Setup of run 1:
==> flow/design.v <==
module dffhr (d, r, clk, q);
  parameter WIDTH = 1;
  input 			r;
  input 			clk;
  input 	[WIDTH-1:0] 	d;
  output 	[WIDTH-1:0] 	q;
  reg 		[WIDTH-1:0] 	q;
  always @ (posedge clk) 
    if ( r ) 
      q <= {WIDTH{1'b0}};
    else
      q <= d;
endmodule  
module sha1_round (cv_in, w, round, cv_out);
   input [159:0] cv_in;
   input [31:0]  w;
   input [6:0]   round;
   output [159:0] cv_out;
   reg [31:0]     k;
   reg [31:0]     f;
   wire [31:0]    a_shift;
   wire [31:0]    b_shift;
   wire [31:0]    add_result;
   wire [31:0]    a = cv_in[159:128];
   wire [31:0]    b = cv_in[127:96];
   wire [31:0]    c = cv_in[95:64];
   wire [31:0]    d = cv_in[63:32];
   wire [31:0]    e = cv_in[31:0];
   always @(round)
     begin
        k = 32'd0;
        if ((round >= 7'd0) && (round <= 7'd19))
          k = 32'h5A827999;
        if ((round >= 7'd20) && (round <= 7'd39))
          k = 32'h6ED9EBA1;
        if ((round >= 7'd40) && (round <= 7'd59))
          k = 32'h8F1BBCDC;
        if ((round >= 7'd60) && (round <= 7'd79))
          k = 32'hCA62C1D6;
     end  
   always @(round or b or c or d)
     begin
        f = 32'd0;
        if ((round >= 7'd0) && (round <= 7'd19))
          f = ((b & c) | (~b & d));
        if ((round >= 7'd20) && (round <= 7'd39))
          f = (b ^ c ^ d);
        if ((round >= 7'd40) && (round <= 7'd59))
          f = ((b & c) | (b & d) | (c & d));
        if ((round >= 7'd60) && (round <= 7'd79))
          f = (b ^ c ^ d);
     end  
   assign a_shift = {a[26:0], a[31:27]};
   assign b_shift = {b[1:0], b[31:2]};
   assign add_result = (a_shift + ((f + k) + (e + w)));
   assign cv_out = {add_result, a, b_shift, c, d};
endmodule  
module sha1_exec(clk, reset, start, data_in, load_in, cv, 
  use_prev_cv, busy, out_valid, cv_next);
   input clk, reset;     
   input start;
   input [31:0] data_in;
   input load_in;
   input [159:0] cv;
   input use_prev_cv;
   output        busy;
   output        out_valid;
   output [159:0] cv_next;  
   reg            busy;         
   reg            out_valid;    
   reg [6:0]      rnd_cnt_d;    
   wire [6:0]     rnd_cnt_q;    
   wire [159:0]   rnd_d;        
   wire [159:0]   rnd_q;
   wire [159:0]   sha1_round_wire;   
   wire [159:0]   cv_d;         
   wire [159:0]   cv_q;         
   wire [159:0]   cv_next_d;    
   wire [159:0]   cv_next_q;
   parameter      IDLE = 2'b00;
   parameter      CALC = 2'b01;
   parameter      VALID_OUT = 2'b10;
   parameter      VALID_OUT2 = 2'b11;
   wire [1:0]     state; 
   reg [1:0]      next_state;
   wire [511:0]   w_d;
   wire [511:0]   w_q;
   wire [511:0]   w_temp;
   wire [31:0]    w;    
   wire [31:0]    w_gen_temp = w_temp[511:480] ^ w_temp[447:416] ^ 
                  w_temp[255:224] ^ w_temp[95:64];  
   wire [31:0]    w_gen = {w_gen_temp[30:0], w_gen_temp[31]};
   assign         w_d = ((load_in == 1'b1) ? w_temp :
                  ((rnd_cnt_q < 7'd15) ? w_temp : 
                  {w_gen, w_temp[479:0]}));
   assign w_temp = (state == CALC) ? {w_q[479:0], w_q[511:480]} : 
     ((load_in == 1'b1) ? {w_q[479:0], data_in} : w_q);
   assign w = w_q[511:480];
   sha1_round sha1_round(.cv_in(rnd_q), .w(w), .round(rnd_cnt_q),
                           .cv_out(sha1_round_wire));
   assign         rnd_d = ((state == CALC) ? sha1_round_wire : 
     (use_prev_cv == 1'b1) ? cv_next_q : cv);
   assign         cv_d = ((state == CALC) ? cv_q : 
     (use_prev_cv == 1'b1) ? cv_next_q : cv);
   assign         cv_next_d = (state == VALID_OUT) ? 
                                ({cv_q[159:128] + rnd_q[159:128],
                                  cv_q[127:96] + rnd_q[127:96],
                                  cv_q[95:64] + rnd_q[95:64],
                                  cv_q[63:32] + rnd_q[63:32],
                                  cv_q[31:0] + rnd_q[31:0]}) :
                                  (cv_next_q);
   assign         cv_next = cv_next_q;
   always @(state or start or rnd_cnt_q)
     begin
        out_valid = 1'b0;       
        busy = 1'b0;
        rnd_cnt_d = 7'b0000000;
        case (state)
          IDLE : begin
             out_valid = 1'b0;
             rnd_cnt_d = 7'b0000000;
             if (start) begin
                busy = 1'b1;
                next_state = CALC;
             end
             else begin
                busy = 1'b1;
                next_state = IDLE;
             end
          end  
          CALC : begin
             busy = 1'b1;
             out_valid = 1'b0;
             if (start) begin
                next_state = IDLE;
                rnd_cnt_d = 7'd0000000;
             end
             else if (rnd_cnt_q == 7'd79) begin
                next_state = VALID_OUT;
                rnd_cnt_d = 7'd0000000;
             end
             else begin
                next_state = CALC;
                rnd_cnt_d = rnd_cnt_q + 7'd0000001;
             end
          end  
          VALID_OUT : begin
             busy = 1'b1;
             out_valid = 1'b0;       
             if (start) begin
                next_state = IDLE;
                rnd_cnt_d = 7'd0000000;
             end else begin
                next_state = VALID_OUT2;
             end
          end     
          VALID_OUT2 : begin
             busy = 1'b0;
             out_valid = 1'b1;
             if (start) begin
                next_state = CALC;
             end
             else begin
                next_state = IDLE;
             end
          end
          default : begin
             next_state = IDLE;
          end
        endcase
     end          
   dffhr #(7) rnd_cnt_reg (.d(rnd_cnt_d), .q(rnd_cnt_q),
                           .clk(clk), .r(reset));
   dffhr #(2) state_reg (.d(next_state), .q(state), 
                         .clk(clk), .r(reset)); 
   dffhr #(512) w_reg (.d(w_d), .q(w_q), .clk(clk), .r(reset));
   dffhr #(160) cv_reg (.d(cv_d), .q(cv_q), .clk(clk), .r(reset));
   dffhr #(160) rnd_reg (.d(rnd_d), .q(rnd_q), .clk(clk), .r(reset));
   dffhr #(160) cv_next_reg (.d(cv_next_d), .q(cv_next_q),
                             .clk(clk), .r(reset));   
endmodule  
==> flow/config.mk <==
export PLATFORM = sky130hd
export DESIGN_NAME = sha1_exec
export DESIGN_NICKNAME = sha1_exec
export VERILOG_FILES = /design/flow/design.v
export SDC_FILE = /design/flow/constraint.sdc
export NUM_CORES = 4
export LEC_CHECK = 0
export ABC_AREA = 1
export CAP_MARGIN = 5
export CORE_ASPECT_RATIO = 1.67
export CORE_MARGIN = 4
export CORE_UTILIZATION = 31
export GPL_TIMING_DRIVEN = 0
export MAX_ROUTING_LAYER = met4
export PLACE_DENSITY_LB_ADDON = 0.03
export SLEW_MARGIN = 0
==> flow/constraint.sdc <==
create_clock -name core_clock -period 9.92 [get_ports {clk}]
set_input_delay 1.9840 -clock core_clock [delete_from_list [all_inputs] [get_ports {clk}]]
set_output_delay 1.9840 -clock core_clock [all_outputs]
set_load 0.01 [all_outputs]
run.sh (not shown) runs the stock make flow with config.mk's settings and CLKGATE_MAP_FILE=.
The final layout from run 1, which completed every stage, passed the timing, design-rule and antenna checks at the end of the flow.
Input-level comparison between run 2 and run 1:
# run 1
export LEC_CHECK = 0
export ABC_AREA = 1
export CAP_MARGIN = 5
export CORE_ASPECT_RATIO = 1.67
export CORE_MARGIN = 4
export CORE_UTILIZATION = 31
export GPL_TIMING_DRIVEN = 0
export MAX_ROUTING_LAYER = met4
export PLACE_DENSITY_LB_ADDON = 0.03
export SLEW_MARGIN = 0
create_clock -name core_clock -period 9.92 [get_ports {clk}]
# run 2
export LEC_CHECK = 0
export CAP_MARGIN = 20
export CORE_MARGIN = 2
export CORE_UTILIZATION = 40
export SLEW_MARGIN = 20
create_clock -name core_clock -period 6.97 [get_ports {clk}]
Results
In run 2, post-synth net total is lower than in run 1.
Area growth from synthesis to layout (higher): run 1
Run 2 vs. run 1: clock period minus worst slack went up by 0.086 ns.
Result for run 1 and run 2: all clean
In run 2 the clock buffer count turned out 1 lower than in run 1.
Run 2 vs run 1: area of all placed cells without fillers down
Run 1 ended up with more cell instances than run 2 did.
Compared with run 1, run 2 has less setup slack.
Input-level comparison between run 3 and run 2:
# run 2
export LEC_CHECK = 0
export CAP_MARGIN = 20
export CORE_MARGIN = 2
export CORE_UTILIZATION = 40
export SLEW_MARGIN = 20
create_clock -name core_clock -period 6.97 [get_ports {clk}]
# run 3
export LEC_CHECK = 0
export ABC_AREA = 1
export CAP_MARGIN = 20
export CORE_MARGIN = 2
export CORE_UTILIZATION = 72
export CTS_CLUSTER_DIAMETER = 397
export CTS_CLUSTER_SIZE = 10
export HOLD_SLACK_MARGIN = 0.28
export SETUP_SLACK_MARGIN = 0.48
export SLEW_MARGIN = 20
export TNS_END_PERCENT = 5
create_clock -name core_clock -period 3.87 [get_ports {clk}]
Results
Of run 3 and run 2, the run reporting the lower chip area estimate from yosys synthesis was run 2. Run 3 vs. run 2: global-route usage over all layers went up by 23 points. Ran to the end and failed final checks on setup timing: run 3. Run 2 finished end to end and its layout was clean on timing, DRC and antenna. The slew of the pin with the lowest slew margin number comes out higher for run 3 vs run 2. [run 3] clock skew rose 0.048 ns relative to run 2. On post-route minimum period, the lower figure sits with run 3, not run 2. Taking run 2 as the reference, in run 3 global route total overflow barely changed; portion of total power attributed to combinational logic now larger; first-iteration DRC count up about 110%; number of resized instances in the post-cts repair step moved up; initial antenna violation count went down.
No activity file was given, so power comes from the tool's default toggle rates.
